$ cat design/flow/design.v
module arctan #
	(
		parameter integer C_S00_AXIS_TDATA_WIDTH	= 32,
		parameter integer C_M00_AXIS_TDATA_WIDTH	= 32,
    parameter integer ITERATIONS = 16
	)
	(
		input wire  s00_axis_aclk, s00_axis_aresetn,
		input wire  s00_axis_tlast, s00_axis_tvalid,
		input wire [C_S00_AXIS_TDATA_WIDTH-1 : 0] s00_axis_tdata,
		input wire [(C_S00_AXIS_TDATA_WIDTH/8)-1: 0] s00_axis_tstrb,
		output logic  s00_axis_tready,
		input wire  m00_axis_aclk, m00_axis_aresetn,
		input wire  m00_axis_tready,
		output logic  m00_axis_tvalid, m00_axis_tlast,
		output logic [C_M00_AXIS_TDATA_WIDTH-1 : 0] m00_axis_tdata,
		output logic [(C_M00_AXIS_TDATA_WIDTH/8)-1: 0] m00_axis_tstrb
	);
  parameter int PI_15 = 102943;
  logic m00_axis_tvalid_reg, m00_axis_tlast_reg;
  logic [C_M00_AXIS_TDATA_WIDTH-1 : 0] m00_axis_tdata_reg;
  logic [(C_M00_AXIS_TDATA_WIDTH/8)-1: 0] m00_axis_tstrb_reg;
  logic signed [(C_S00_AXIS_TDATA_WIDTH/2)-1:0] x_pipe [ITERATIONS-1:0];
  logic signed [(C_S00_AXIS_TDATA_WIDTH/2)-1:0] y_pipe [ITERATIONS-1:0];
  logic signed [(C_S00_AXIS_TDATA_WIDTH)-1:0] phase [ITERATIONS-1:0];
  logic [ITERATIONS-1:0] valid_pipe, tlast_pipe;
  logic [(C_S00_AXIS_TDATA_WIDTH/8)-1:0] strobe_pipe [ITERATIONS-1:0];
  assign s00_axis_tready = m00_axis_tready || ~valid_pipe[ITERATIONS-1];
  assign m00_axis_tvalid = valid_pipe[ITERATIONS-1];
  assign m00_axis_tlast = tlast_pipe[ITERATIONS-1];
  assign m00_axis_tstrb = strobe_pipe[ITERATIONS-1];
  logic signed [(C_S00_AXIS_TDATA_WIDTH/2)-1:0] atan_lut [ITERATIONS-1:0];
  always_comb begin
        atan_lut[0] = 16'h6487;   
        atan_lut[1] = 16'h3B58;   
        atan_lut[2] = 16'h1F5B;   
        atan_lut[3] = 16'h0FEA;   
        atan_lut[4] = 16'h07FD;   
        atan_lut[5] = 16'h03FF;   
        atan_lut[6] = 16'h01FF;   
        atan_lut[7] = 16'h00FF;   
        atan_lut[8] = 16'h007F;   
        atan_lut[9] = 16'h003F;   
        atan_lut[10] = 16'h001F;   
        atan_lut[11] = 16'h000F;   
        atan_lut[12] = 16'h0007;   
        atan_lut[13] = 16'h0003;   
        atan_lut[14] = 16'h0001;   
        atan_lut[15] = 16'h0000;   
  end
  wire signed [(C_S00_AXIS_TDATA_WIDTH/2)-1:0] x_in = s00_axis_tdata[(C_S00_AXIS_TDATA_WIDTH/2)-1: 0];
  wire signed [(C_S00_AXIS_TDATA_WIDTH/2)-1:0] y_in = s00_axis_tdata[C_S00_AXIS_TDATA_WIDTH-1:(C_S00_AXIS_TDATA_WIDTH/2)];
  assign m00_axis_tdata = phase[ITERATIONS-1];
  always_ff @(posedge s00_axis_aclk)begin
    if (s00_axis_aresetn==0)begin
      for (int i = 0; i < ITERATIONS; i++) begin
                x_pipe[i] <= '0;
                y_pipe[i] <= '0;
                phase[i] <= '0;
                valid_pipe[i] <= 1'b0;
                strobe_pipe[i] <= '0;
                tlast_pipe[i] <= 1'b0;
      end
    end else begin
      if (s00_axis_tready)begin
        if (s00_axis_tvalid) begin
            if ((x_in < 0 ) && (y_in< 0)) begin
              x_pipe[0] <= -x_in;
              y_pipe[0] <= -y_in;
              phase[0] <= -PI_15;
            end else if ((x_in < 0 ) && (y_in >= 0)) begin
              x_pipe[0] <= -x_in;
              y_pipe[0] <= -y_in;
              phase[0] <= PI_15;
            end else begin
              x_pipe[0] <= x_in;
              y_pipe[0] <= y_in;
              phase[0] <= '0;
            end
            valid_pipe[0] <= 1'b1;
            tlast_pipe[0] <= s00_axis_tlast;
            strobe_pipe[0] <= s00_axis_tstrb;
        end else begin
            valid_pipe[0] <= 1'b0;
            tlast_pipe[0] <= 1'b0;
            strobe_pipe[0] <= '0;
        end
        for (int i = 1; i < ITERATIONS; i++) begin
            if (valid_pipe[i-1]) begin
              if (y_pipe[i-1] >= 0) begin
                x_pipe[i] <= x_pipe[i-1] + (y_pipe[i-1] >>> i-1);
                y_pipe[i] <= y_pipe[i-1] - (x_pipe[i-1] >>> i-1);
                phase[i] <= phase[i-1] + atan_lut[i-1];
              end else begin
                x_pipe[i] <= x_pipe[i-1] - (y_pipe[i-1] >>> i-1);
                y_pipe[i] <= y_pipe[i-1] + (x_pipe[i-1] >>> i-1);
                phase[i] <= phase[i-1] - atan_lut[i-1];
              end
              valid_pipe[i] <= valid_pipe[i-1];
              strobe_pipe[i] <= strobe_pipe[i-1];
              tlast_pipe[i] <= tlast_pipe[i-1];
            end else begin
              valid_pipe[i] <= 0;
              strobe_pipe[i] <= 0;
              tlast_pipe[i] <= 0;
            end
        end
      end
    end
  end
endmodule
$ cat design/flow/run.sh
#!/bin/bash
# the make line also repeats each setting of config.mk as NAME=value (left out here)
make -C /OpenROAD-flow-scripts/flow DESIGN_CONFIG=/design/flow/config.mk WORK_HOME=/design/flow/orfs CLKGATE_MAP_FILE= finish
$ cat design/flow/config.mk
export PLATFORM = sky130hd
export DESIGN_NAME = arctan
export DESIGN_NICKNAME = arctan
export VERILOG_FILES = /design/flow/design.v
export SDC_FILE = /design/flow/constraint.sdc
export NUM_CORES = 4
export LEC_CHECK = 0
export ABC_AREA = 1
export CAP_MARGIN = 20
export CORE_MARGIN = 2
export CORE_UTILIZATION = 70
export SETUP_SLACK_MARGIN = -0.15
export SLEW_MARGIN = 20
$ cat design/flow/constraint.sdc
create_clock -name core_clock -period 2.62 [get_ports {s00_axis_aclk}]
set_input_delay 0.5240 -clock core_clock [delete_from_list [all_inputs] [get_ports {s00_axis_aclk}]]
set_output_delay 0.5240 -clock core_clock [all_outputs]
set_load 0.01 [all_outputs]
==> results of run 1 <==
[per-layer routing]
layer  global-route usage, %  part of all wire [%]  wire length, um  vias up
met5                       0                 0.010               29        -
met4                   21.35                   6.4            18510        4
met3                   7.288                   9.9            28560     1477
met2                   67.71                    45           129000     5507
met1                   49.28                    39           113300    47100
li1                        -                     -                -    50860
[final cells by class]
type	count	area, sq um
multi-input combinational	11580	61430
fill	9752	24730
sequential	1001	20090
inverter	2709	10200
timing repair buffer	824	7071
clock buffer	151	3078
tap	1742	2180
clock inverter	51	705.7
antenna	3	7.507
[through the flow]
step / setup WS (ns) / total power (W) / TNS (ns)
after floorplan: -0.1479 / 0.02036 / -4.345
after global placement: -0.2911 / 0.02225 / -4.377
after detailed placement: -0.3534 / 0.02244 / -12.87
after CTS: -0.1624 / 0.03873 / -7.922
after global routing: -0.3975 / 0.04091 / -39.52
final: -0.3034 / 0.03960 / -8.549
[timing repair]
action                     in CTS  in global routing
setup endpoints to repair      54                220
buffers inserted                1                 33
resized                        53                559
pin swaps                      12                204
==> summary.txt, run 1 <==
Implementation numbers.

- The flow ran to the end, but the layout failed its checks.
- Failing layout checks were recorded as setup timing.
- The number of placed instances, taps included, is 17.83k.
- The post-layout minimum cycle time reads 2.923 ns.
- The worst hold margin reads 0.3216 ns.
- STA classifies the critical path endpoint as a register.
- The worst-case hold path end point is phase[9][21].
- The chip area reads 133300 sq um.
- By count the netlist is led by nand2_1 (4372), inv_1 (2679), nor2_1 (1615).
- The adder-cell share of the synthesized area is 8.947%.
- Recorded from the global router log, the overflow total was 0.
- The cell count after synthesis reads 15.67k.
- The clock network power share is 41.6%.
- The final tally of hold violations reads 0.
- For this block, the routed nets add up to 289400 um of wire.
- The layout net count is 16.91k.
- The cell count of the worst hold path reads 6.
- The cell type with the largest total area is dfxtp_1.
- In the floorplan report the effective utilization is 70.48%.
- The register share of total power reads 39.9%.
- The via density per instance reads 5.810.
- In this run, post-CTS hold repair placed 0 buffers.
- The type of the tightest min-delay check reads primary input to register.
- Per the detail_route report, the via count comes to 104.9k.
- From synthesis to final layout, the design area changed by 14.78%.
- 82 I/O pins were placed.
- The report lists the power per cell area as 378.0 nW/um^2.
- The instance count on the critical path reads 18.
- The switching portion of total power comes to 29.75%.
- The cell area after layout is 104800 sq um.
- The normalized max-slew margin is 51.19%.
- The largest family of logic cells by area reads simple AND/OR/NAND/NOR gates.
- The capture point of the worst reg-to-reg path reads y_pipe[2][15].
- The number of standard cells in the layout, taps in and fillers out is 18.06k.
- The leakage power summed over all cells reads 56.58 nW.
- The cell total in the yosys stat output is 15.67k.
- The worst setup path endpoint reads y_pipe[2][15].
- The dominant register cell is dfxtp_1.
- The routability-driven placement congestion ratio reads 1.165.
- The analysis attributes to net switching a power of 0.01178 W.
- The number of warnings printed during yosys synthesis reads 6.
- The number of buffers inserted by port buffering is 79.
- On the final layout, the worst clock skew is 0.03440 ns.
- In this run, the number of DRC markers left after iteration 0 of detailed routing was 12.37k.
- Combinational logic is responsible for 18.6% of the overall power.
- The data required time at the worst endpoint is 3.29 ns.
- The mean instance size in the synthesized netlist is 5.824 sq um.
- Per the OpenROAD floorplan log, the width of the die is 365.1 um.
- The post-route utilization of the core is recorded as 80.90%.
- The flip-flop and latch count after synthesis is 1001.
- Across all register-to-register paths, the minimum setup slack is -0.30 ns.
- The placement row count is 132.
- The detailed placement HPWL is 217200 um.
- The count of buffering cells on the critical path with inverters included is 3.
- Walking the worst path, the cells encountered are inv_2, ha_4, inv_2, nor3_4, nand2_2, nor3_4, nand2_2, nand2_1, xor2_1, inv_1, ha_4, a21oi_4, a21boi_2, nand3_2, a21o_1, nand3_1, nand2_1, a21oi_1.
- Sorting the synthesized cells by area gives the leading types as dfxtp_1 (22%), nand2_1 (18%), inv_1 (11%).
- The share of flip-flops with an asynchronous set or reset after synthesis is 0%.
- The clock sink total reads 1001.
- The critical hold path startpoint reads s00_axis_aresetn.
- The total clock network power reads 0.0165 W.
- The wire length per cell reads 16.02 um.
- Summed over all combinational cells, the power is 0.00735 W.
- The first-pass GRT wire length is 453600 um.
- As reported, the later end of the worst-skew pair has a clock insertion delay of 0.75 ns.
- For reference, the clock transition at the flip-flops on the worst setup and hold paths is 0.06 ns.
- The biggest power consumer among the groups is the clock network.
- The count of antenna-violating nets left after detailed routing reads 0.
- The final number of max-transition violations is 0.
- Summed over all routing layers, the global router reports a total usage of 40.40%.
- Summed over its instances, the top area cell type makes up 21.96% of the synthesized netlist area.
- The count of unique library cells instantiated by Yosys reads 59.
- Among all stages on the critical path, the largest delay is contributed by dfxtp_2.
- The actual transition at the worst max-transition pin reads 0.7321 ns.
- Setup repair after global routing could not meet its margin everywhere.
- In the synthesized netlist, mux cells make up 0% of the area.
- Per the OpenROAD floorplan log, the height of the die is 365.1 um.
- For the worst reg-to-reg path, the startpoint reported by OpenROAD is x_pipe[1][1].
- The pre-antenna-repair detailed-routing pass consisted of 11 iterations.
- The area inside the core boundary reads 129500 sq um.
- The number of max-capacitance violations reported is 0.
- The category of cells accounting for the largest share of critical-path delay reads simple AND/OR/NAND/NOR gates.
- The synthesized-area fraction occupied by ao, oa, aoi and oai cells reads 16.73%.
- The worst vdd rail ir drop is 580.0 uV.
- The sequential cell power reads 0.0158 W.
- The CTS tree is yes.
- The startpoint type of the worst setup path reads a register.
- The most critical setup path has its startpoint at x_pipe[1][1].
- The number of antenna violations at the first check in global routing reads 4.
- The internal portion of the total power is 0.02782 W.
- The xor/xnor cell area share of the yosys netlist reads 5.415%.
- The most repeated cell in the gate-level netlist after synthesis reads nand2_1.
- The largest net degree at the start of global routing reads 132.
- The share of the cycle needed by the critical path after routing is 111.6%.
- In this design, the stage delay of the slowest critical-path cell is 0.33 ns.
- The fraction of the mapped netlist area in simple logic gates is 33.64%.
- The clock passes through at most 3 buffers.
- Logic depth along the worst register-to-register path is recorded as 18.
- The post-synth tally of flip-flops with integrated enable reads 0.
- The stage-log warning count is 81.
- The CTS buffer count reads 111.
- The netlist area before placement is 91260 sq um.
- The total of endpoints with negative setup slack in the final report reads 111.
- Per the detail_route report, DRC violations left total 0.
- The chip area estimate from yosys synthesis reads 91260 sq um.
- The achievable frequency reads 342.1 MHz.
- CTS built an H-tree with a depth of 3.
- The register share after synthesis reads 21.96%.
- The post-layout worst setup margin is -0.3034 ns.
- The setup path with the least slack is of type register to register.
- The tree is rooted in a clkbuf_16.
- The via count of the first global-routing pass is 95.68k.
- STA lists the maximum fanout along the critical path as 3.
- The data arrival at the endpoint of the critical path reads 3.59 ns.
- The post-placement cell area is 98640 sq um.
==> inputs of run 2 (changes only) <==
Settings changed: CAP_MARGIN 20 to 0, CELL_PAD_IN_SITES_GLOBAL_PLACEMENT set to 1, CORE_MARGIN 2 to 6, CORE_UTILIZATION 70 to 47, CTS_CLUSTER_DIAMETER set to 363, CTS_CLUSTER_SIZE set to 61, GPL_ROUTABILITY_DRIVEN set to 0, GPL_TIMING_DRIVEN set to 0, MAX_ROUTING_LAYER set to met4, MIN_ROUTING_LAYER set to met2, PLACE_DENSITY set to 0.56, SETUP_SLACK_MARGIN -0.15 to 0.87, TNS_END_PERCENT set to 65.
Clock period 2.62 ns to 4.83 ns, I/O delays scaled along.
==> run 2 against run 1 <==
Effect of this change: synthesized cell count is the same; die size grew 54%; the run now fails in 5_1_grt; area after synthesis is the same.
==> summary.txt, run 2 <==
Implementation numbers.

- The first error in the log reads "[ERROR GRT-0116] Global routing finished with congestion. Check the congestion regions in the DRC Viewer".
- The largest family of logic cells by area is simple AND/OR/NAND/NOR gates (unchanged).
- The detailed placement HPWL reads 302200 um (was 217200 um).
- The mean instance size in the synthesized netlist is 5.824 sq um (unchanged).
- Commonest cells post-synth: nand2_1 (4372), inv_1 (2679), nor2_1 (1615) (unchanged).
- The die boundary height is 452.7 um (was 365.1 um).
- Summed over all routing layers, the global router reports a total usage of 64.28%.
- The cell count after synthesis was 15.67k (unchanged).
- The flip-flop and latch count after synthesis reads 1001 (unchanged).
- The global route stage reports its total congestion overflow as 19.
- The placement row count is 161 (was 132).
- The register share after synthesis is 21.96% (unchanged).
- The cell total in the yosys stat output is 15.67k (unchanged).
- Biggest area cells: dfxtp_1 (22%), nand2_1 (18%), inv_1 (11%) (unchanged).
- The most repeated cell in the gate-level netlist after synthesis is nand2_1 (unchanged).
- The CTS buffer count reads 20 (was 111).
- The chip area estimate from yosys synthesis came to 91260 sq um (unchanged).
- The count of unique library cells instantiated by Yosys reads 59 (unchanged).
- The share of Yosys cell area claimed by the top area cell type reads 21.96% (unchanged).
- The cell type with the largest total area reads dfxtp_1 (unchanged).
- The stopping stage is 5_1_grt.
- The maximum count of clock buffers along a single path is 3 (unchanged).
- The clock root buffer reads clkbuf_16 (unchanged).
- The number of H-tree levels is 1 (was 3).
- The multiplexer share of the synthesized area is 0% (unchanged).
- The chip area reads 204900 sq um (was 133300 sq um).
- The total I/O pin count reads 82 (unchanged).
- The netlist area before placement is 91260 sq um (unchanged).
- The area inside the core boundary is 192600 sq um (was 129500 sq um).
- Result of the run: aborted with a tool error (was finished with violations).
- The die span in x reads 452.7 um (was 365.1 um).
- The share of flip-flops with an asynchronous set or reset after synthesis is 0% (unchanged).
- The clock sink total is 1001 (unchanged).
- The number of warnings printed during yosys synthesis is 6 (unchanged).
- The synthesized-area fraction occupied by ao, oa, aoi and oai cells reads 16.73% (unchanged).
- The dominant register cell was dfxtp_1 (unchanged).
- The xor/xnor cell area share of the yosys netlist is 5.415% (unchanged).
- The post-synth tally of flip-flops with integrated enable came to 0 (unchanged).
- The total of hold buffers inserted after clock tree synthesis reads 0 (unchanged).
- The fraction of the mapped netlist area in simple logic gates reads 33.64% (unchanged).
- The floorplan utilization is 47.39% (was 70.48%).
- The adder-cell share of the synthesized area came to 8.947% (unchanged).
- The number of buffers inserted by port buffering is 78 (was 79).
[run 2: routing by layer]
metal	GRT usage, %	overflow
met1	-	-
met2	68.44	0
met3	77.09	14
met4	35.66	5
met5	-	-
[run 2: what timing repair did]
item | in CTS
endpoints found under the setup margin | 16
gates resized | 5
buffers inserted | 0
[run 2: through the flow]
| step | std cells | worst slack (ns) | setup TNS, ns | total power (W) | cell area [sq um] |
|---|---|---|---|---|---|
| after floorplan | 15720 | 1.917 | 0 | 0.01104 | 91470 |
| after global placement | 18330 | -1.337 | -167.32 | 0.01220 | 95410 |
| after detailed placement | 18350 | -0.2785 | -0.2889 | 0.01227 | 95930 |
| after CTS | 18370 | 0.8968 | 0 | 0.01570 | 96500 |
==> inputs of run 3 (changes only) <==
Settings changed: CAP_MARGIN 0 to 20, CELL_PAD_IN_SITES_DETAIL_PLACEMENT set to 2, CELL_PAD_IN_SITES_GLOBAL_PLACEMENT 1 to not set, CORE_ASPECT_RATIO set to 0.52, CORE_MARGIN 6 to 10, CORE_UTILIZATION 47 to 40, CTS_CLUSTER_DIAMETER 363 to 167, CTS_CLUSTER_SIZE 61 to 24, GPL_TIMING_DRIVEN 0 to not set, HOLD_SLACK_MARGIN set to -0.09, MAX_ROUTING_LAYER met4 to met5, PLACE_DENSITY 0.56 to not set, SETUP_SLACK_MARGIN 0.87 to 0.7, SLEW_MARGIN 20 to 15, TNS_END_PERCENT 65 to 90.
Clock period 4.83 ns to 7.6 ns, I/O delays scaled along.
==> run 3 against run 2 <==
Effect of this change: the flow stops in 3_5_place_dp; die size grew 21%; area after synthesis is the same; synthesized cell count is the same.
==> summary.txt, run 3 <==
Implementation numbers.

- Result of the run: aborted with a tool error (unchanged).
- The stopping stage reads 3_5_place_dp (was 5_1_grt).
- Tool error: [ERROR DPL-0033] detailed placement checks failed during check placement (was [ERROR GRT-0116] Global routing finished with congestion. Check the congestion regions in the DRC Viewer.).
- The cell count after synthesis reads 15.67k (unchanged).
- The die boundary height reads 364.4 um (was 452.7 um).
- The chip area came to 248700 sq um (was 204900 sq um).
- The cell total in the yosys stat output came to 15.67k (unchanged).
- The count of unique library cells instantiated by Yosys is 59 (unchanged).
- The placement row count reads 126 (was 161).
- The chip area estimate from yosys synthesis reads 91260 sq um (unchanged).
- Biggest area cells: dfxtp_1 (22%), nand2_1 (18%), inv_1 (11%) (unchanged).
- The largest family of logic cells by area reads simple AND/OR/NAND/NOR gates (unchanged).
- The number of warnings printed during yosys synthesis is 6 (unchanged).
- The netlist area before placement is 91260 sq um (unchanged).
- The die span in x is 682.4 um (was 452.7 um).
- The cell type with the largest total area is dfxtp_1 (unchanged).
- The most repeated cell in the gate-level netlist after synthesis reads nand2_1 (unchanged).
- The share of flip-flops with an asynchronous set or reset after synthesis reads 0% (unchanged).
- The synthesized-area fraction occupied by ao, oa, aoi and oai cells reads 16.73% (unchanged).
- The register share after synthesis is 21.96% (unchanged).
- The floorplan utilization is 40.23% (was 47.39%).
- The flip-flop and latch count after synthesis is 1001 (unchanged).
- The xor/xnor cell area share of the yosys netlist reads 5.415% (unchanged).
- The multiplexer share of the synthesized area was 0% (unchanged).
- The mean instance size in the synthesized netlist is 5.824 sq um (unchanged).
- The dominant register cell reads dfxtp_1 (unchanged).
- The post-synth tally of flip-flops with integrated enable reads 0 (unchanged).
- The fraction of the mapped netlist area in simple logic gates is 33.64% (unchanged).
- The number of buffers inserted by port buffering reads 79 (was 78).
- Commonest cells post-synth: nand2_1 (4372), inv_1 (2679), nor2_1 (1615) (unchanged).
- The share of Yosys cell area claimed by the top area cell type reads 21.96% (unchanged).
- The total I/O pin count came to 82 (unchanged).
- The area inside the core boundary is 226900 sq um (was 192600 sq um).
- The adder-cell share of the synthesized area reads 8.947% (unchanged).
[run 3: metrics by stage]
stage | hold slack [ns] | total power [W] | setup slack (ns) | cell area, sq um
2_1_floorplan | 0.4340 | 0.007018 | 4.104 | 91470
3_3_place_gp | 0.4584 | 0.007624 | 2.682 | 94630
==> inputs of run 4 (changes only) <==
Settings changed: ABC_AREA 1 to not set, CELL_PAD_IN_SITES_DETAIL_PLACEMENT 2 to not set, CORE_ASPECT_RATIO 0.52 to not set, CORE_MARGIN 10 to 2, CORE_UTILIZATION 40 to 72, CTS_CLUSTER_DIAMETER 167 to 328, CTS_CLUSTER_SIZE 24 to 14, GPL_ROUTABILITY_DRIVEN 0 to not set, HOLD_SLACK_MARGIN -0.09 to not set, MAX_ROUTING_LAYER met5 to not set, MIN_ROUTING_LAYER met2 to not set, PLACE_DENSITY set to 0.95, SETUP_SLACK_MARGIN 0.7 to 1.19, SLEW_MARGIN 15 to 20, TNS_END_PERCENT 90 to not set.
Clock period 7.6 ns to 4.12 ns, I/O delays scaled along.
==> run 4 against run 3 <==
Effect of this change: the run fails in 5_1_grt; die size down 56%; synthesized cell count is 34% lower; area after synthesis is 16% lower.
==> summary.txt, run 4 <==
Implementation numbers.

- The total global routing track utilization reads 76.66%.
- Counting the buffers created by CTS gives 81.
- The cell type with the largest total area is dfxtp_1 (unchanged).
- The netlist area before placement is 76340 sq um (was 91260 sq um).
- The cell count after synthesis was 10.40k (was 15.67k).
- Biggest area cells: dfxtp_1 (26%), ha_1 (9.9%), nand2_1 (8.2%) (was dfxtp_1 (22%), nand2_1 (18%), inv_1 (11%)).
- The chip area estimate from yosys synthesis is 76340 sq um (was 91260 sq um).
- The share of flip-flops with an asynchronous set or reset after synthesis is 0% (unchanged).
- Tool error: [ERROR GRT-0232] Routing congestion too high. Check the congestion heatmap in the GUI (was [ERROR DPL-0033] detailed placement checks failed during check placement.).
- The register share after synthesis came to 26.25% (was 21.96%).
- The dominant register cell is dfxtp_1 (unchanged).
- The adder-cell share of the synthesized area reads 10.80% (was 8.947%).
- The mean instance size in the synthesized netlist came to 7.342 sq um (was 5.824 sq um).
- The placement row count came to 119 (was 126).
- Result of the run: aborted with a tool error (unchanged).
- Detailed placement finished with a half-perimeter wire length of 153900 um.
- The most repeated cell in the gate-level netlist after synthesis is nand2_1 (unchanged).
- The post-synth tally of flip-flops with integrated enable is 0 (unchanged).
- The total I/O pin count was 82 (unchanged).
- Recorded from the global router log, the overflow total was 544.
- At the end of routability-driven placement, the weighted congestion stood at 0.9696.
- The synthesized-area fraction occupied by ao, oa, aoi and oai cells is 22.03% (was 16.73%).
- The flip-flop and latch count after synthesis is 1001 (unchanged).
- The chip area is 108700 sq um (was 248700 sq um).
- The cell total in the yosys stat output reads 10.40k (was 15.67k).
- The largest family of logic cells by area is simple AND/OR/NAND/NOR gates (unchanged).
- The floorplan utilization is 72.52% (was 40.23%).
- The area inside the core boundary is 105300 sq um (was 226900 sq um).
- The multiplexer share of the synthesized area was 1.267% (was 0%).
- The count of unique library cells instantiated by Yosys came to 98 (was 59).
- The maximum count of clock buffers along a single path is 3.
- The number of H-tree levels is 3.
- The stopping stage reads 5_1_grt (was 3_5_place_dp).
- The die boundary height reads 329.6 um (was 364.4 um).
- The number of warnings printed during yosys synthesis reads 6 (unchanged).
- The share of Yosys cell area claimed by the top area cell type is 26.25% (was 21.96%).
- The fraction of the mapped netlist area in simple logic gates is 23.43% (was 33.64%).
- Commonest cells post-synth: nand2_1 (1662), a21oi_1 (1145), dfxtp_1 (1001) (was nand2_1 (4372), inv_1 (2679), nor2_1 (1615)).
- The area of placed instances reads 78900 sq um.
- The tree built by TritonCTS fans out to 1001 sinks.
- The number of buffers inserted by port buffering reads 79 (unchanged).
- The die span in x is 329.6 um (was 682.4 um).
- The xor/xnor cell area share of the yosys netlist reads 11.22% (was 5.415%).
- The root buffer cell chosen for the clock tree is clkbuf_16.
run 4: stage by stage:
stage / std cells / worst slack (ns) / power (W) / utilization [%] / hold WS [ns]
4_1_cts: 11990 / 0.4979 / 0.02112 / 85.16 / 0.4517
3_5_place_dp: 11390 / 0.1598 / 0.01341 / 74.95 / 0.4433
3_3_place_gp: 11390 / 0.2779 / 0.01331 / 74.95 / 0.4387
2_1_floorplan: 10450 / 0.5399 / 0.01269 / - / 0.4297
run 4: repair_timing:
action / 4_1_cts
pin swaps: 625
endpoints found under the setup margin: 391
hold buffers: 0
gates cloned: 11
gates resized: 1052
setup buffers: 491
run 4: metal layers:
layer / GRT usage, % / GRT overflow
met3: 63.82 / 92
met2: 91.87 / 198
met5: 43.96 / 6
met4: 72.45 / 173
met1: 76.60 / 75
==> inputs of run 5 (changes only) <==
Settings changed: CELL_PAD_IN_SITES_DETAIL_PLACEMENT set to 0, CORE_MARGIN 2 to 8, CORE_UTILIZATION 72 to 27, CTS_CLUSTER_DIAMETER 328 to not set, CTS_CLUSTER_SIZE 14 to 95, GPL_TIMING_DRIVEN set to 1, PLACE_DENSITY 0.95 to not set, PLACE_DENSITY_LB_ADDON set to 0.19, SETUP_SLACK_MARGIN 1.19 to 1.48, SLEW_MARGIN 20 to 15, TNS_END_PERCENT set to 80.
Clock period 4.12 ns to 7.06 ns, I/O delays scaled along.
==> run 5 against run 4 <==
Effect of this change: now clean on timing, DRC and antenna; die size grew to 2.8 times the previous value; area after synthesis is the same; synthesized cell count is the same.
==> summary.txt, run 5 <==
Implementation numbers.

- The detailed placement HPWL reads 163700 um (was 153900 um).
- The achievable frequency reads 214.0 MHz.
- The min-delay analysis places its worst path in the category register to register.
- The critical hold path startpoint reads tlast_pipe[8].
- The xor/xnor cell area share of the yosys netlist is 11.22% (unchanged).
- The total of hold buffers inserted after clock tree synthesis reads 0 (unchanged).
- The CTS tree reads yes.
- The iteration count recorded for the first detailed-route pass is 6.
- The sequential cell power reads 0.00588 W.
- The instance count on the critical path reads 12.
- The internal portion of total power reads 0.01032 W.
- The CTS buffer count reads 118 (was 81).
- The multiplexer share of the synthesized area is 1.267% (unchanged).
- The count of instances resized after the clock tree is built is 0 (was 1052).
- The maximum count of clock buffers along a single path reads 3 (unchanged).
- The final number of max-transition violations reads 0.
- The type of destination of the critical path is a register.
- The placement row count reads 195 (was 119).
- Global routing used 13.97% of the available tracks across all layers.
- The total negative slack is 0 ns.
- The synthesized-area fraction occupied by ao, oa, aoi and oai cells is 22.03% (unchanged).
- The data required time at the worst endpoint is 7.69 ns.
- Counting cells, the worst reg-to-reg path comes to 12.
- The vias after detailed routing reads 69.73k.
- The flow measured a signed area growth from synthesis to layout of 10.34%.
- Power attributed to combinational cells is 0.00182 W.
- The leakage power summed over all cells reads 31.89 nW.
- Entering global routing, the biggest net connects 190 pins.
- The via count of the first global-routing pass is 66.43k.
- The part of the total power dissipated in combinational logic reads 12.8%.
- The cell area after layout reads 84240 sq um.
- The chip area is 300000 sq um (was 108700 sq um).
- The layout net count reads 10.72k.
- The worst vdd rail ir drop is 195.8 uV.
- The post-placement setup slack came to 2.447 ns (was 0.1598 ns).
- The first global-routing pass estimated 357400 um of wire.
- The wire length per cell reads 15.75 um.
- The registers of the reported paths see a clock transition of 0.06 ns.
- For the finished layout, the period the worst path requires is 4.672 ns.
- The share of the cycle needed by the critical path after routing reads 66.18%.
- The clock sink total is 1001 (unchanged).
- The count of routing violations after the opening detailed-route iteration is 4424.
- The number of buffers inserted by port buffering reads 79 (unchanged).
- The area of placed instances reads 80110 sq um (was 78900 sq um).
- The buffer count from post-CTS setup fixing is 0 (was 491).
- After detailed routing, the number of vias per cell comes to 5.025.
- The clock network power share is 45.9%.
- Together, buffers and inverters on the worst path number 1.
- Sequential cells account for 41.3% of the total power.
- The mean instance size in the synthesized netlist was 7.342 sq um (unchanged).
- Commonest cells post-synth: nand2_1 (1662), a21oi_1 (1145), dfxtp_1 (1001) (unchanged).
- The fraction of the mapped netlist area in simple logic gates reads 23.43% (unchanged).
- The cell total in the yosys stat output is 10.40k (unchanged).
- The post-route clock skew is 0.04670 ns.
- Per STA, the worst path is made up of inv_1, fa_1, a21oi_1, o21ai_1, a31oi_1, o31ai_1, a2111oi_0, o41ai_1, a21o_1, o31ai_1, xor2_1, o21ai_1.
- The launching instance or port of the critical path reads y_pipe[12][15].
- The number of cells on the worst hold path is listed as 2.
- The number of max-capacitance violations reported is 0.
- The total of endpoints with negative setup slack in the final report reads 0.
- The highest cell delay on the worst timing path reads 1.00 ns.
- The switching share of total power reads 27.38%.
- The count of antenna-violating nets left after detailed routing is 0.
- The normalized max-slew margin is 29.97%.
- Summing over the stages, the warning tally comes to 81.
- The beginning of the worst register-to-register path is y_pipe[12][15].
- Global routing finished with a remaining overflow of 0.
- The worst-case hold path end point is tlast_pipe[8].
- The floorplan utilization is 27.09% (was 72.52%).
- The most repeated cell in the gate-level netlist after synthesis is nand2_1 (unchanged).
- The largest driver fanout on the critical path reads 51.
- Hold-check failures listed in the final report amount to 0.
- The setup slack of the most critical reg-to-reg path is 2.39 ns.
- Setup repair after global routing left no endpoint under its margin.
- The startpoint type of the worst setup path reads a register.
- The final routed wirelength across all metal layers reads 218600 um.
- The source-to-sink clock delay at the later pin of the worst-skew pair reads 0.77 ns.
- The die span in x was 547.7 um (was 329.6 um).
- The flip-flop and latch count after synthesis reads 1001 (unchanged).
- The number of H-tree levels is 3 (unchanged).
- The actual transition at the worst max-transition pin reads 1.047 ns.
- The number of DRC violations after detailed routing is 0.
- The number of antenna violations at the first check in global routing was 3.
- Result of the run: finished clean (was aborted with a tool error).
- The capture point of the worst reg-to-reg path is phase[13][24].
- The share of flip-flops with an asynchronous set or reset after synthesis reads 0% (unchanged).
- The number of warnings printed during yosys synthesis is 6 (unchanged).
- The adder-cell share of the synthesized area was 10.80% (unchanged).
- The die boundary height is 547.7 um (was 329.6 um).
- The cell type with the largest total area reads dfxtp_1 (unchanged).
- The largest part of the power goes to the clock network.
- The category of the critical setup timing path is register to register.
- The final core utilization is 29.89%.
- The number of fill cells reads 30.67k.
- The largest family of logic cells by area is simple AND/OR/NAND/NOR gates (unchanged).
- The register share after synthesis is 26.25% (unchanged).
- The cell with the largest stage delay on the worst path is dfxtp_2.
- The script extracted a net switching power of 0.003892 W.
- The dominant register cell is dfxtp_1 (unchanged).
- The clock root buffer is clkbuf_16 (unchanged).
- Biggest area cells: dfxtp_1 (26%), ha_1 (9.9%), nand2_1 (8.2%) (unchanged).
- The power report lists the clock group at 0.00652 W.
- The final timing report gives a worst setup slack of 2.388 ns.
- The routability-driven placement congestion ratio is 0.8308 (was 0.9696).
- The cell family contributing the most delay on the critical path is AND-OR/OR-AND gates.
- The count of unique library cells instantiated by Yosys reads 98 (unchanged).
- The share of Yosys cell area claimed by the top area cell type reads 26.25% (unchanged).
- The chip area estimate from yosys synthesis was 76340 sq um (unchanged).
- The post-synth tally of flip-flops with integrated enable is 0 (unchanged).
- The cell count after synthesis is 10.40k (unchanged).
- The area inside the core boundary is 281800 sq um (was 105300 sq um).
- The data arrival at the endpoint of the critical path reads 5.30 ns.
- The ratio of total power to cell area is 168.7 nW/um^2.
- The total I/O pin count is 82 (unchanged).
- The worst setup path endpoint reads phase[13][24].
- The netlist area before placement reads 76340 sq um (unchanged).
## run 5: cell type report
cell class | count | area (sq um) | share of cell area, %
Clock inverter | 51 | 684.4 | 0.8124
Clock buffer | 160 | 3423 | 4.064
Tap cell | 3743 | 4683 | 5.559
Sequential cell | 1001 | 20050 | 23.81
Antenna cell | 1 | 2.502 | 0.002971
Multi-Input combinational cell | 8442 | 52750 | 62.62
Inverter | 324 | 1226 | 1.456
Timing Repair Buffer | 155 | 1419 | 1.684
## run 5: per-stage QoR
stage / total power, W / instances / hold WS [ns]
2_1_floorplan: 0.007356 / 10450 / 0.4297
3_3_place_gp: 0.007811 / 13660 / 0.4414
3_5_place_dp: 0.007823 / 13660 / 0.4444
4_1_cts: 0.01449 / 13870 / 0.4534
5_1_grt: 0.01491 / 13880 / 0.4629
6_report: 0.01421 / 13880 / 0.4501
## run 5: routing by layer
metal	track usage (%)	up-vias	wire length [um]
met1	19.41	32800	108300
met3	1.591	228	6578
met2	23.24	894	99360
met5	0	-	0
li1	-	35810	-
met4	3.039	0	4320
==> inputs of run 6 (changes only) <==
Settings changed: ABC_AREA set to 1, CELL_PAD_IN_SITES_DETAIL_PLACEMENT 0 to not set, CORE_ASPECT_RATIO set to 1.09, CORE_MARGIN 8 to 10, CORE_UTILIZATION 27 to 40, CTS_CLUSTER_DIAMETER set to 167, CTS_CLUSTER_SIZE 95 to 24, GPL_ROUTABILITY_DRIVEN set to 0, GPL_TIMING_DRIVEN 1 to not set, HOLD_SLACK_MARGIN set to 0.09, MAX_ROUTING_LAYER set to met4, PLACE_DENSITY_LB_ADDON 0.19 to not set, SETUP_SLACK_MARGIN 1.48 to 0.7, TNS_END_PERCENT 80 to not set.
Clock period 7.06 ns to 5.0 ns, I/O delays scaled along.
==> run 6 against run 5 <==
Effect of this change: critical path depth decreased by 8; via count grew 32%; global-route usage rose by 7.6 points; final area up 14%; clock skew increased by 0.011 ns; flip-flop count stayed put; area after synthesis rose by 20%.
==> summary.txt, run 6 <==
Implementation numbers.

- The capture point of the worst reg-to-reg path reads y_pipe[8][11] (was phase[13][24]).
- The cell with the largest stage delay on the worst path is nor2_4 (was dfxtp_2).
- Commonest cells post-synth: nand2_1 (4372), inv_1 (2679), nor2_1 (1615) (was nand2_1 (1662), a21oi_1 (1145), dfxtp_1 (1001)).
- The data required time at the worst endpoint reads 4.00 ns (was 7.69 ns).
- The buffer count from post-CTS setup fixing is 0 (unchanged).
- The count of unique library cells instantiated by Yosys is 59 (was 98).
- The setup slack of the most critical reg-to-reg path is 1.33 ns (was 2.39 ns).
- The number of DRC violations after detailed routing is 0 (unchanged).
- The type of destination of the critical path reads a primary output (was register).
- The data arrival at the endpoint of the critical path is 2.87 ns (was 5.30 ns).
- The share of Yosys cell area claimed by the top area cell type is 21.96% (was 26.25%).
- The synthesized-area fraction occupied by ao, oa, aoi and oai cells came to 16.73% (was 22.03%).
- Biggest area cells: dfxtp_1 (22%), nand2_1 (18%), inv_1 (11%) (was dfxtp_1 (26%), ha_1 (9.9%), nand2_1 (8.2%)).
- The via count of the first global-routing pass reads 86.79k (was 66.43k).
- The total negative slack is 0 ns (unchanged).
- The number of standard cells in the layout, taps in and fillers out is 18.56k (was 13.88k).
- The timing report shows the most common cell along the critical path to be clkdlybuf4s50_1.
- The type of the tightest min-delay check reads register to register (unchanged).
- The sequential cell power came to 0.00825 W (was 0.00588 W).
- Result of the run: finished clean (unchanged).
- The total power consumption of the routed design came to 0.01590 W (was 0.01421 W).
- The CTS buffer count came to 47 (was 118).
- The number of antenna violations at the first check in global routing came to 1 (was 3).
- The xor/xnor cell area share of the yosys netlist is 5.415% (was 11.22%).
- The category of cells accounting for the largest share of critical-path delay is buffers and inverters (was AND-OR/OR-AND gates).
- The cell count of the worst hold path came to 2 (unchanged).
- The layout net count reads 16.18k (was 10.72k).
- The total global routing track utilization came to 21.56% (was 13.97%).
- The largest family of logic cells by area reads simple AND/OR/NAND/NOR gates (unchanged).
- The path depth of the worst reg2reg path is 13 (was 12).
- The via density per instance reads 4.974 (was 5.025).
- The final tally of hold violations reads 0 (unchanged).
- The share of flip-flops with an asynchronous set or reset after synthesis reads 0% (unchanged).
- The register share of total power is 51.9% (was 41.3%).
- The total overflow reported by the global router came to 0 (unchanged).
- The ratio of total power to cell area reads 165.2 nW/um^2 (was 168.7 nW/um^2).
- The switching share of total power is 31.78% (was 27.38%).
- The launching instance or port of the critical path is m00_axis_tready (was y_pipe[12][15]).
- The total I/O pin count reads 82 (unchanged).
- The startpoint type of the worst setup path reads a primary input (was register).
- The post-route clock skew reads 0.05808 ns (was 0.04670 ns).
- The critical hold path startpoint reads strobe_pipe[7][1] (was tlast_pipe[8]).
- The beginning of the worst register-to-register path is y_pipe[7][15] (was y_pipe[12][15]).
- The number of warnings printed during yosys synthesis reads 6 (unchanged).
- The count of buffering cells on the critical path with inverters included is 3 (was 1).
- The clock root buffer is clkbuf_16 (unchanged).
- The category of the critical setup timing path is primary input to primary output (was register to register).
- The maximum count of clock buffers along a single path came to 3 (unchanged).
- The post-synth tally of flip-flops with integrated enable came to 0 (unchanged).
- The part of the total power dissipated in combinational logic reads 19.2% (was 12.8%).
- The cell count after synthesis reads 15.67k (was 10.40k).
- The number of H-tree levels is 2 (was 3).
- Timing would allow up to 258.5 MHz.
- The area of placed instances came to 94960 sq um (was 80110 sq um).
- The switching power is 0.005054 W (was 0.003892 W).
- The count of antenna-violating nets left after detailed routing reads 0 (unchanged).
- The instance count on the critical path was 4 (was 12).
- The source-to-sink clock delay at the later pin of the worst-skew pair reads 0.76 ns (was 0.77 ns).
- The flip-flop and latch count after synthesis is 1001 (unchanged).
- The number of buffers inserted by port buffering reads 79 (unchanged).
- The number of max-capacitance violations reported reads 0 (unchanged).
- The worst-case hold path end point reads strobe_pipe[8][1] (was tlast_pipe[8]).
- The chip area estimate from yosys synthesis reads 91260 sq um (was 76340 sq um).
- The total iterations of the first detailed-routing run reads 6 (unchanged).
- The post-layout minimum cycle time is 3.868 ns.
- The number of cells after detailed placement reads 18.51k (was 13.66k).
- The share of the cycle needed by the critical path after routing came to 77.36% (was 66.18%).
- The biggest power consumer among the groups is sequential cells (was the clock network).
- The chip area is 247700 sq um (was 300000 sq um).
- The first-pass GRT wire length reads 442600 um (was 357400 um).
- The die span in x is 477.5 um (was 547.7 um).
- The area growth from synthesis to layout is 5.432% (was 10.34%).
- The cell area after layout is 96220 sq um (was 84240 sq um).
- The fraction of the mapped netlist area in simple logic gates is 33.64% (was 23.43%).
- The CTS tree reads yes (unchanged).
- The total of endpoints with negative setup slack in the final report is 0 (unchanged).
- The power drawn by the combinational cells reads 0.00305 W (was 0.00182 W).
- The adder-cell share of the synthesized area is 8.947% (was 10.80%).
- The register share after synthesis reads 21.96% (was 26.25%).
- The mean instance size in the synthesized netlist came to 5.824 sq um (was 7.342 sq um).
- The leakage power summed over all cells reads 51.63 nW (was 31.89 nW).
- The stage-log warning count is 73 (was 81).
- The total of hold buffers inserted after clock tree synthesis came to 0 (unchanged).
- The normalized max-slew margin reads 30.18% (was 29.97%).
- Sequence of cells on the critical path: clkdlybuf4s50_1, nor2_4, inv_2, clkdlybuf4s50_1 (was inv_1, fa_1, a21oi_1, o21ai_1, a31oi_1, o31ai_1, a2111oi_0, o41ai_1, a21o_1, o31ai_1, xor2_1, o21ai_1).
- The worst vdd rail ir drop is 256.8 uV (was 195.8 uV).
- The clock network power share is 29.0% (was 45.9%).
- The die boundary height came to 518.7 um (was 547.7 um).
- The final routed wirelength across all metal layers was 270900 um (was 218600 um).
- The count of instances resized after the clock tree is built reads 0 (unchanged).
- The largest driver fanout on the critical path came to 9 (was 51).
- Unrepaired setup endpoints after global routing: false (unchanged).
- The multiplexer share of the synthesized area is 0% (was 1.267%).
- The area inside the core boundary is 227600 sq um (was 281800 sq um).
- The number of fill cells was 25.52k (was 30.67k).
- The dominant register cell reads dfxtp_1 (unchanged).
- The actual transition at the worst max-transition pin is 1.047 ns (about the same).
- The total clock network power reads 0.00460 W (was 0.00652 W).
- The internal portion of total power is 0.01085 W (was 0.01032 W).
- The detailed placement HPWL is 218600 um (was 163700 um).
- The final number of max-transition violations came to 0 (unchanged).
- The placement row count was 183 (was 195).
- The most repeated cell in the gate-level netlist after synthesis is nand2_1 (unchanged).
- The floorplan utilization is 40.10% (was 27.09%).
- The largest net degree at the start of global routing is 128 (was 190).
- The worst setup path endpoint is s00_axis_tready (was phase[13][24]).
- The cell total in the yosys stat output was 15.67k (was 10.40k).
- The cell type with the largest total area reads dfxtp_1 (unchanged).
- The count of routing violations after the opening detailed-route iteration came to 5212 (was 4424).
- The wire length per cell was 14.60 um (was 15.75 um).
- The clock input transition at the sequential cells of the worst setup and hold paths reads 0.10 ns (was 0.06 ns).
- The clock sink total was 1001 (unchanged).
- The highest cell delay on the worst timing path is 0.55 ns (was 1.00 ns).
- The netlist area before placement reads 91260 sq um (was 76340 sq um).
- The vias after detailed routing is 92.32k (was 69.73k).
==> run 6: cell type report <==
cell class	instances	area, sq um	share of cell area, %
antenna	3	7.507	0.007802
clock buffer	48	1190	1.237
clock inverter	4	60.06	0.06242
inverter	2709	10180	10.58
multi-input combinational	11580	59400	61.73
sequential	1001	20050	20.84
tap	3052	3819	3.969
timing repair buffer	163	1514	1.573
==> run 6: per-stage QoR <==
step	setup slack [ns]	utilization [%]	hold slack, ns
floorplan	2.087	-	0.4340
global placement	1.098	41.72	0.4464
detailed placement	1.074	41.72	0.4509
CTS	1.138	42.27	0.4657
global route	0.9885	42.27	0.4850
finish	1.132	42.28	0.4653
==> run 6: layer usage <==
| metal | vias to the layer above | share of wire [%] | global-route usage, % |
|---|---|---|---|
| met4 | 0 | 3.6 | 6.878 |
| met3 | 457 | 3.0 | 1.517 |
| li1 | 49310 | - | - |
| met2 | 1485 | 49 | 38.79 |
| met1 | 41070 | 45 | 25.46 |
| met5 | - | 0 | - |
==> inputs of run 7 (changes only) <==
Settings changed: CORE_ASPECT_RATIO 1.09 to not set, CORE_MARGIN 10 to 2, CORE_UTILIZATION 40 to 60, CTS_CLUSTER_DIAMETER 167 to not set, CTS_CLUSTER_SIZE 24 to 93, GPL_ROUTABILITY_DRIVEN 0 to not set, HOLD_SLACK_MARGIN 0.09 to not set, MAX_ROUTING_LAYER met4 to not set, SETUP_SLACK_MARGIN 0.7 to not set, SLEW_MARGIN 15 to 20.
Clock period 5.0 ns to 2.53 ns, I/O delays scaled along.
==> run 7 against run 6 <==
Effect of this change: now fails the layout checks on setup timing; non-clock buffer count grew 1386; critical path depth grew 11; first-iteration DRC count grew 130%; flip-flop count is the same; wire length grew 30%; power grew to 2.8 times the previous value; critical path type is now register to register; critical endpoint is now y_pipe[4][12]; largest cell class unchanged; largest power group is now the clock network; highest routed layer is now met5.
==> summary.txt, run 7 <==
Implementation numbers.

- The detailed placement HPWL is 245500 um (was 218600 um).
- The type of the tightest min-delay check was primary input to register (was register to register).
- The share of flip-flops with an asynchronous set or reset after synthesis is 0% (unchanged).
- The count of unique library cells instantiated by Yosys is 59 (unchanged).
- The category of the critical setup timing path is register to register (was primary input to primary output).
- The largest driver fanout on the critical path was 4 (was 9).
- The die span in x is 394.0 um (was 477.5 um).
- The ratio of total power to cell area reads 381.3 nW/um^2 (was 165.2 nW/um^2).
- The actual transition at the worst max-transition pin reads 0.8803 ns (was 1.047 ns).
- The fraction of the mapped netlist area in simple logic gates reads 33.64% (unchanged).
- The clock input transition at the sequential cells of the worst setup and hold paths came to 0.07 ns (was 0.10 ns).
- The total of endpoints with negative setup slack in the final report reads 157 (was 0).
- The total overflow reported by the global router reads 0 (unchanged).
- The area growth from synthesis to layout was 29.48% (was 5.432%).
- The total I/O pin count is 82 (unchanged).
- The power drawn by the combinational cells reads 0.00992 W (was 0.00305 W).
- The number of antenna violations at the first check in global routing is 8 (was 1).
- The via density per instance reads 5.816 (was 4.974).
- Result of the run: finished with violations (was finished clean).
- The share of the cycle needed by the critical path after routing came to 122.4% (was 77.36%).
- The cell total in the yosys stat output is 15.67k (unchanged).
- The dominant register cell is dfxtp_1 (unchanged).
- The number of buffers inserted by port buffering reads 79 (unchanged).
- The chip area came to 155200 sq um (was 247700 sq um).
- The chip area estimate from yosys synthesis was 91260 sq um (unchanged).
- The xor/xnor cell area share of the yosys netlist reads 5.415% (unchanged).
- The sequential cell power is 0.0163 W (was 0.00825 W).
- The post-synth tally of flip-flops with integrated enable is 0 (unchanged).
- The beginning of the worst register-to-register path reads x_pipe[3][4] (was y_pipe[7][15]).
- The number of fill cells is 11.30k (was 25.52k).
- The type of destination of the critical path reads a register (was primary output).
- The first-pass GRT wire length is 504300 um (was 442600 um).
- The path depth of the worst reg2reg path is 15 (was 13).
- The biggest power consumer among the groups is the clock network (was sequential cells).
- The launching instance or port of the critical path reads x_pipe[3][4] (was m00_axis_tready).
- The area inside the core boundary reads 151500 sq um (was 227600 sq um).
- The total of hold buffers inserted after clock tree synthesis reads 0 (unchanged).
- The count of antenna-violating nets left after detailed routing is 0 (unchanged).
- The largest net degree at the start of global routing is 89 (was 128).
- The via count of the first global-routing pass is 101.2k (was 86.79k).
- The vias after detailed routing reads 111.0k (was 92.32k).
- The switching power is 0.01417 W (was 0.005054 W).
- The logic area is 67530 sq um (was 59400 sq um).
- The synthesized-area fraction occupied by ao, oa, aoi and oai cells is 16.73% (unchanged).
- The most repeated cell in the gate-level netlist after synthesis is nand2_1 (unchanged).
- The flip-flop and latch count after synthesis is 1001 (unchanged).
- The final core utilization is 77.97% (was 42.28%).
- The clock sink total reads 1001 (unchanged).
- The normalized max-slew margin was 41.11% (was 30.18%).
- The final routed wirelength across all metal layers reads 353000 um (was 270900 um).
- The final number of max-transition violations reads 0 (unchanged).
- The floorplan utilization is 60.22% (was 40.10%).
- The largest family of logic cells by area is simple AND/OR/NAND/NOR gates (unchanged).
- The highest cell delay on the worst timing path reads 0.34 ns (was 0.55 ns).
- The number of H-tree levels reads 3 (was 2).
- The cell count of the worst hold path is 3 (was 2).
- The source-to-sink clock delay at the later pin of the worst-skew pair was 0.78 ns (was 0.76 ns).
- The cell area after layout is 118200 sq um (was 96220 sq um).
- The share of Yosys cell area claimed by the top area cell type was 21.96% (unchanged).
- The startpoint type of the worst setup path is a register (was primary input).
- The total clock network power reads 0.0188 W (was 0.00460 W).
- The area of placed instances is 103500 sq um (was 94960 sq um).
- Failing layout checks were recorded as setup timing.
- The setup slack of the most critical reg-to-reg path was -0.57 ns (was 1.33 ns).
- The register share of total power reads 36.3% (was 51.9%).
- The adder-cell share of the synthesized area is 8.947% (unchanged).
- The register share after synthesis was 21.96% (unchanged).
- The achievable frequency reads 323.0 MHz.
- The number of warnings printed during yosys synthesis is 6 (unchanged).
- The worst vdd rail ir drop reads 683.7 uV (was 256.8 uV).
- The mean instance size in the synthesized netlist reads 5.824 sq um (unchanged).
- The area taken by flip-flops and latches is 20210 sq um (was 20050 sq um).
- Commonest cells post-synth: nand2_1 (4372), inv_1 (2679), nor2_1 (1615) (unchanged).
- The count of buffering cells on the critical path with inverters included reads 3 (unchanged).
- The number of max-capacitance violations reported is 0 (unchanged).
- The switching share of total power was 31.45% (was 31.78%).
- The instance count on the critical path reads 15 (was 4).
- The internal portion of total power reads 0.03089 W (was 0.01085 W).
- The cell count after synthesis reads 15.67k (unchanged).
- The count of routing violations after the opening detailed-route iteration came to 11.74k (was 5212).
- The worst setup path endpoint is y_pipe[4][12] (was s00_axis_tready).
- The total iterations of the first detailed-routing run is 8 (was 6).
- Biggest area cells: dfxtp_1 (22%), nand2_1 (18%), inv_1 (11%) (unchanged).
- The cell with the largest stage delay on the worst path is dfxtp_2 (was nor2_4).
- The worst-case hold path end point reads y_pipe[12][13] (was strobe_pipe[8][1]).
- Unrepaired setup endpoints after global routing: true (was false).
- The category of cells accounting for the largest share of critical-path delay is AND-OR/OR-AND gates (was buffers and inverters).
- The post-layout worst setup margin is -0.5660 ns (was 1.132 ns).
- The post-route clock skew is 0.03921 ns (was 0.05808 ns).
- The placement row count is 143 (was 183).
- The netlist area before placement was 91260 sq um (unchanged).
- The final tally of hold violations reads 0 (unchanged).
- The total global routing track utilization is 38.92% (was 21.56%).
- The data required time at the worst endpoint came to 3.20 ns (was 4.00 ns).
- Sequence of cells on the critical path: buf_6, nor3_4, nand2_2, nor2_4, nand2_2, o21ai_2, xnor2_1, inv_1, ha_4, a21oi_2, o21a_1, a31o_2, nand3_2, o211ai_1, inv_1 (was clkdlybuf4s50_1, nor2_4, inv_2, clkdlybuf4s50_1).
- The die boundary height reads 394.0 um (was 518.7 um).
- The cell type with the largest total area was dfxtp_1 (unchanged).
- The data arrival at the endpoint of the critical path is 3.76 ns (was 2.87 ns).
- The total power consumption of the routed design reads 0.04506 W (was 0.01590 W).
- The multiplexer share of the synthesized area is 0% (unchanged).
- The final timing report derives a shortest allowable period of 3.096 ns.
- The layout net count reads 17.64k (was 16.18k).
- The CTS buffer count is 116 (was 47).
- The capture point of the worst reg-to-reg path is y_pipe[4][12] (was y_pipe[8][11]).
- The part of the total power dissipated in combinational logic is 22.0% (was 19.2%).
- The leakage power summed over all cells reads 62.03 nW (was 51.63 nW).
- The critical hold path startpoint reads s00_axis_aresetn (was strobe_pipe[7][1]).
- The maximum count of clock buffers along a single path reads 3 (unchanged).
- The CTS tree is yes (unchanged).
- The stage-log warning count is 76 (was 73).
- The wire length per cell reads 18.49 um (was 14.60 um).
- The clock root buffer is clkbuf_16 (unchanged).
- The clock network power share is 41.7% (was 29.0%).
- The routability-driven placement congestion ratio is 1.031.
- The number of DRC violations after detailed routing reads 0 (unchanged).
-- run 7: metal layers --
layer	GRT usage [%]	vias to the layer above	routed length (um)
li1	-	52310	-
met1	45.35	50550	130500
met3	5.568	2164	30950
met5	0	-	54
met4	23.30	8	30120
met2	67.57	5992	161400
-- run 7: cell type report --
type / count / area share (%)
multi-input combinational: 11580 / 57.15
sequential: 1001 / 17.10
timing repair buffer: 1549 / 11.37
inverter: 2709 / 8.705
clock buffer: 148 / 2.730
tap: 2030 / 2.149
clock inverter: 68 / 0.7888
antenna: 3 / 0.006353
-- run 7: metrics by stage --
step | hold slack (ns) | instances | TNS (ns) | worst slack [ns]
2_1_floorplan | 0.4340 | 15720 | -0.02541 | -0.008734
3_3_place_gp | 0.4462 | 18680 | -13.78 | -0.3051
3_5_place_dp | 0.4562 | 18680 | -25.48 | -0.3524
4_1_cts | 0.06089 | 18970 | -4.633 | -0.2519
5_1_grt | 0.07549 | 19090 | -45.88 | -0.6312
6_report | 0.08422 | 19090 | -24.35 | -0.5660
-- run 7: what timing repair did --
item	CTS	global route
setup endpoints to repair	235	463
setup buffers	76	137
cloned	0	6
resized	713	1583
pin swaps	304	701
==> inputs of run 8 (changes only) <==
Settings changed: CORE_UTILIZATION 60 to 72, CTS_CLUSTER_SIZE 93 to not set, PLACE_DENSITY set to 0.42, TNS_END_PERCENT set to 5.
Clock period 2.53 ns to 2.74 ns, I/O delays scaled along.
==> run 8 against run 7 <==
Effect of this change: the layout still fails its checks (setup timing); clock skew grew 0.0042 ns; maximum frequency decreased by 1.5%; largest cell class unchanged; sequential share of layout area is 2.5 points higher; final cell count decreased by 7.2%; utilization grew 3.6 points; first-iteration DRC count down 2.2%.
==> summary.txt, run 8 <==
Implementation numbers.

- The largest driver fanout on the critical path is 4 (unchanged).
- The number of H-tree levels is 3 (unchanged).
- The chip area estimate from yosys synthesis reads 91260 sq um (unchanged).
- The number of buffers inserted by port buffering is 79 (unchanged).
- The layout net count reads 16.65k (was 17.64k).
- The sequential cell power reads 0.0151 W (was 0.0163 W).
- The share of Yosys cell area claimed by the top area cell type is 21.96% (unchanged).
- The cell type with the largest total area is dfxtp_1 (unchanged).
- The switching power came to 0.01129 W (was 0.01417 W).
- The total iterations of the first detailed-routing run reads 14 (was 8).
- The path depth of the worst reg2reg path reads 19 (was 15).
- The clock input transition at the sequential cells of the worst setup and hold paths is 0.06 ns (was 0.07 ns).
- The share of the cycle needed by the critical path after routing was 114.7% (was 122.4%).
- The highest cell delay on the worst timing path is 0.33 ns (was 0.34 ns).
- The floorplan utilization reads 72.58% (was 60.22%).
- Commonest cells post-synth: nand2_1 (4372), inv_1 (2679), nor2_1 (1615) (unchanged).
- The worst vdd rail ir drop reads 649.0 uV (was 683.7 uV).
- The number of warnings printed during yosys synthesis reads 6 (unchanged).
- The CTS tree reads yes (unchanged).
- The worst setup path endpoint reads y_pipe[6][15] (was y_pipe[4][12]).
- The number of antenna violations at the first check in global routing reads 5 (was 8).
- The maximum count of clock buffers along a single path reads 3 (unchanged).
- The adder-cell share of the synthesized area reads 8.947% (unchanged).
- The register share after synthesis reads 21.96% (unchanged).
- The routability-driven placement congestion ratio is 1.132 (was 1.031).
- The data required time at the worst endpoint reads 3.43 ns (was 3.20 ns).
- The wire length per cell reads 16.22 um (was 18.49 um).
- The chip area reads 129600 sq um (was 155200 sq um).
- The worst-case hold path end point is x_pipe[9][14] (was y_pipe[12][13]).
- The beginning of the worst register-to-register path is x_pipe[5][6] (was x_pipe[3][4]).
- The critical hold path startpoint is s00_axis_aresetn (unchanged).
- The cell count of the worst hold path reads 3 (unchanged).
- The category of cells accounting for the largest share of critical-path delay reads simple AND/OR/NAND/NOR gates (was AND-OR/OR-AND gates).
- The cell seen most often among critical-path stages reads nand2_1.
- The number of max-capacitance violations reported reads 0 (unchanged).
- The xor/xnor cell area share of the yosys netlist is 5.415% (unchanged).
- The area growth from synthesis to layout reads 12.33% (was 29.48%).
- The fraction of the mapped netlist area in simple logic gates is 33.64% (unchanged).
- Unrepaired setup endpoints after global routing: true (unchanged).
- The instance count on the critical path is 19 (was 15).
- The die boundary height is 360.0 um (was 394.0 um).
- The worst hold margin is 0.3575 ns (was 0.08422 ns).
- The share of flip-flops with an asynchronous set or reset after synthesis is 0% (unchanged).
- The synthesized-area fraction occupied by ao, oa, aoi and oai cells was 16.73% (unchanged).
- The count of routing violations after the opening detailed-route iteration reads 11.48k (was 11.74k).
- The final routed wirelength across all metal layers reads 287300 um (was 353000 um).
- The post-route clock skew reads 0.04343 ns (was 0.03921 ns).
- The switching share of total power was 29.88% (was 31.45%).
- The first-pass GRT wire length is 453900 um (was 504300 um).
- The via count of the first global-routing pass is 96.01k (was 101.2k).
- The total I/O pin count is 82 (unchanged).
- The clock network power share is 42.1% (was 41.7%).
- The flip-flop and latch count after synthesis came to 1001 (unchanged).
- The netlist area before placement reads 91260 sq um (unchanged).
- The launching instance or port of the critical path is x_pipe[5][6] (was x_pipe[3][4]).
- The largest net degree at the start of global routing reads 110 (was 89).
- The post-synth tally of flip-flops with integrated enable is 0 (unchanged).
- The part of the total power dissipated in combinational logic was 17.9% (was 22.0%).
- The die span in x is 360.0 um (was 394.0 um).
- The total clock network power reads 0.0159 W (was 0.0188 W).
- The startpoint type of the worst setup path reads a register (unchanged).
- Biggest area cells: dfxtp_1 (22%), nand2_1 (18%), inv_1 (11%) (unchanged).
- The biggest power consumer among the groups is the clock network (unchanged).
- The stage-log warning count is 79 (was 76).
- The final tally of hold violations is 0 (unchanged).
- The post-layout worst setup margin is -0.4035 ns (was -0.5660 ns).
- The total of endpoints with negative setup slack in the final report came to 52 (was 157).
- The clock root buffer was clkbuf_16 (unchanged).
- The cell with the largest stage delay on the worst path is dfxtp_2 (unchanged).
- The multiplexer share of the synthesized area came to 0% (unchanged).
- The achievable frequency is 318.1 MHz (was 323.0 MHz).
- The cell total in the yosys stat output reads 15.67k (unchanged).
- The final number of max-transition violations reads 0 (unchanged).
- The clock sink total is 1001 (unchanged).
- The dominant register cell is dfxtp_1 (unchanged).
- The placement row count is 130 (was 143).
- The total global routing track utilization is 41.13% (was 38.92%).
- The count of antenna-violating nets left after detailed routing is 0 (unchanged).
- The type of the tightest min-delay check is primary input to register (unchanged).
- The mean instance size in the synthesized netlist reads 5.824 sq um (unchanged).
- The most repeated cell in the gate-level netlist after synthesis is nand2_1 (unchanged).
- The area inside the core boundary reads 125700 sq um (was 151500 sq um).
- The setup slack of the most critical reg-to-reg path is -0.40 ns (was -0.57 ns).
- The capture point of the worst reg-to-reg path reads y_pipe[6][15] (was y_pipe[4][12]).
- The type of destination of the critical path is a register (unchanged).
- The count of buffering cells on the critical path with inverters included reads 5 (was 3).
- The cell count after synthesis reads 15.67k (unchanged).
- The count of unique library cells instantiated by Yosys reads 59 (unchanged).
- The normalized max-slew margin is 47.43% (was 41.11%).
- The register share of total power reads 39.9% (was 36.3%).
- Sequence of cells on the critical path: inv_2, ha_4, inv_4, nor3_4, nand3_2, buf_4, nand2_1, xor2_1, inv_1, ha_4, nand2_1, o21ai_0, nand2_1, nand3_2, a21oi_2, and2_1, o21ai_1, nand2_1, inv_1 (was buf_6, nor3_4, nand2_2, nor2_4, nand2_2, o21ai_2, xnor2_1, inv_1, ha_4, a21oi_2, o21a_1, a31o_2, nand3_2, o211ai_1, inv_1).
- The detailed placement HPWL is 214100 um (was 245500 um).
- The number of DRC violations after detailed routing came to 0 (unchanged).
- The total negative slack reads -4.415 ns (was -24.35 ns).
- The data arrival at the endpoint of the critical path reads 3.83 ns (was 3.76 ns).
- The category of the critical setup timing path is register to register (unchanged).
- The ratio of total power to cell area is 368.7 nW/um^2 (was 381.3 nW/um^2).
- The total overflow reported by the global router is 0 (unchanged).
- The source-to-sink clock delay at the later pin of the worst-skew pair reads 0.78 ns (about the same).
- The internal portion of total power reads 0.02650 W (was 0.03089 W).
- The largest family of logic cells by area is simple AND/OR/NAND/NOR gates (unchanged).
- The number of fill cells reads 9264 (was 11.30k).
- The via density per instance is 5.882 (was 5.816).
- The leakage power summed over all cells reads 55.25 nW (was 62.03 nW).
- The power drawn by the combinational cells is 0.00677 W (was 0.00992 W).
- Result of the run: finished with violations (unchanged).
- The CTS buffer count reads 110 (was 116).
- The actual transition at the worst max-transition pin reads 0.7877 ns (was 0.8803 ns).
- The vias after detailed routing is 104.2k (was 111.0k).
- Layout check failures: setup timing (unchanged).
- The post-layout minimum cycle time reads 3.144 ns (was 3.096 ns).
run 8: area by class of cell:
class	instances	area, sq um	area share [%]
clock inverter	54	753.2	0.7347
clock buffer	147	3082	3.006
multi-input combinational	11580	61220	59.72
timing repair buffer	572	5102	4.977
inverter	2709	10190	9.943
antenna	3	7.507	0.007323
sequential	1001	20090	19.60
tap	1650	2064	2.014
run 8: what timing repair did:
action                                  CTS  global route
buffers inserted                          1            22
gates resized                            80           503
pin swaps                                17           112
gates cloned                              0             0
endpoints found under the setup margin   85           296
hold buffers                              0             0
run 8: per-stage QoR:
step	power, W	util (%)	instances	area, sq um	setup WS [ns]
floorplan	0.01947	-	15720	91470	-0.08593
global placement	0.02109	76.78	17490	96540	-0.2012
detailed placement	0.02127	76.78	17490	96540	-0.2265
CTS	0.03701	80.05	17690	100700	-0.09568
global route	0.03899	81.53	17720	102500	-0.4944
finish	0.03780	81.54	17720	102500	-0.4035
run 8: metal layers:
| layer | wire length, um | track usage (%) | vias to the layer above | part of all wire, % |
|---|---|---|---|---|
| met1 | 111300 | 49.68 | 46710 | 39 |
| met3 | 27690 | 6.946 | 1477 | 9.6 |
| met4 | 19280 | 22.89 | 10 | 6.7 |
| li1 | - | - | 50360 | - |
| met2 | 129000 | 69.30 | 5657 | 45 |
| met5 | 72 | 0 | - | 0.025 |
Power and IR drop assume default switching activity.
